// compff8
module compff8(ce,clk,xg1,imgg1,xg2,imgg2,xg3,imgg3,xg4,imgg4,xg5,imgg5,xg6,imgg6,xg7,imgg7,xg8,imgg8,yh1,imgh1,yh2,imgh2,yh3,imgh3,yh4,imgh4,yh5,imgh5,yh6,imgh6,yh7,imgh7,yh8,imgh8);
export LEC_CHECK = 0
export CAP_MARGIN = 20
export CORE_MARGIN = 2
export CORE_UTILIZATION = 70
export CTS_CLUSTER_SIZE = 25
export MAX_ROUTING_LAYER = met4
export SLEW_MARGIN = 20
create_clock -name core_clock -period 8.98 [get_ports {clk}]
run.sh (not shown) runs the stock make flow with config.mk's settings and CLKGATE_MAP_FILE=.
The baseline never finished: it broke off in global routing (GRT-0232).
Change:
--- a/flow/config.mk
+++ b/flow/config.mk
@@ -8,6 +8,6 @@
 export CAP_MARGIN = 20
 export CORE_MARGIN = 2
-export CORE_UTILIZATION = 70
-export CTS_CLUSTER_SIZE = 25
-export MAX_ROUTING_LAYER = met4
+export CORE_UTILIZATION = 68
+export CTS_CLUSTER_SIZE = 57
+export HOLD_SLACK_MARGIN = 0.29
 export SLEW_MARGIN = 20
==> flow/constraint.sdc (replaced) <==
create_clock -name core_clock -period 9.0 [get_ports {clk}]
set_input_delay 1.8000 -clock core_clock [delete_from_list [all_inputs] [get_ports {clk}]]
set_output_delay 1.8000 -clock core_clock [all_outputs]
set_load 0.01 [all_outputs]
The new run did not get past global routing. Synthesized cell count does not change. Die area came out higher by 2.9%. Area after synthesis is unchanged.
Change:
--- a/flow/config.mk
+++ b/flow/config.mk
@@ -6,8 +6,7 @@
 export NUM_CORES = 4
 export LEC_CHECK = 0
+export ABC_AREA = 1
 export CAP_MARGIN = 20
 export CORE_MARGIN = 2
-export CORE_UTILIZATION = 68
-export CTS_CLUSTER_SIZE = 57
-export HOLD_SLACK_MARGIN = 0.29
+export CORE_UTILIZATION = 66
 export SLEW_MARGIN = 20
==> flow/constraint.sdc (replaced) <==
create_clock -name core_clock -period 9.6 [get_ports {clk}]
set_input_delay 1.9200 -clock core_clock [delete_from_list [all_inputs] [get_ports {clk}]]
set_output_delay 1.9200 -clock core_clock [all_outputs]
set_load 0.01 [all_outputs]
The new run finished with timing, DRC and antenna clean.
Die size climbs by 14%.
Synthesized area grows by 11%.
Synthesized cell count rose by 29%.
Change:
--- a/flow/config.mk
+++ b/flow/config.mk
@@ -6,7 +6,8 @@
 export NUM_CORES = 4
 export LEC_CHECK = 0
-export ABC_AREA = 1
 export CAP_MARGIN = 20
 export CORE_MARGIN = 2
-export CORE_UTILIZATION = 66
+export CORE_UTILIZATION = 40
+export HOLD_SLACK_MARGIN = -0.01
+export PLACE_DENSITY = 0.82
 export SLEW_MARGIN = 20
==> flow/constraint.sdc (replaced) <==
create_clock -name core_clock -period 12.0 [get_ports {clk}]
set_input_delay 2.4000 -clock core_clock [delete_from_list [all_inputs] [get_ports {clk}]]
set_output_delay 2.4000 -clock core_clock [all_outputs]
set_load 0.01 [all_outputs]
Outcome: The changed run completed with no timing, DRC or antenna violations; routed wire length decreases by about a fifth; clock skew increases by 0.029 ns.


Setup of the reference run:
compff8 again, from the RTL that the note above started with.
export LEC_CHECK = 0
export CAP_MARGIN = 30
export CELL_PAD_IN_SITES_DETAIL_PLACEMENT = 1
export CELL_PAD_IN_SITES_GLOBAL_PLACEMENT = 1
export CORE_ASPECT_RATIO = 0.84
export CORE_MARGIN = 7
export CORE_UTILIZATION = 40
export GPL_TIMING_DRIVEN = 0
export SLEW_MARGIN = 20
create_clock -name core_clock -period 12.0 [get_ports {clk}]
Setup changes, the reference run to the trial run
# the reference run
export LEC_CHECK = 0
export CAP_MARGIN = 30
export CELL_PAD_IN_SITES_DETAIL_PLACEMENT = 1
export CELL_PAD_IN_SITES_GLOBAL_PLACEMENT = 1
export CORE_ASPECT_RATIO = 0.84
export CORE_MARGIN = 7
export CORE_UTILIZATION = 40
export GPL_TIMING_DRIVEN = 0
export SLEW_MARGIN = 20
create_clock -name core_clock -period 12.0 [get_ports {clk}]
# the trial run
export LEC_CHECK = 0
export CAP_MARGIN = 20
export CORE_MARGIN = 2
export CORE_UTILIZATION = 31
export SLEW_MARGIN = 20
create_clock -name core_clock -period 11.2 [get_ports {clk}]
--- outcome ---
Summary of the trial run over the reference run: share of the core filled by cells before placement fell 9.2 points; time the final worst path needs with I/O delays and setup lost 940 ps; async set-reset flop share out of synthesis comparable; total wirelength of the detailed-routed design lost about 10%; clock latency of the later-clocked register in the worst-skew pair fell 30 ps.
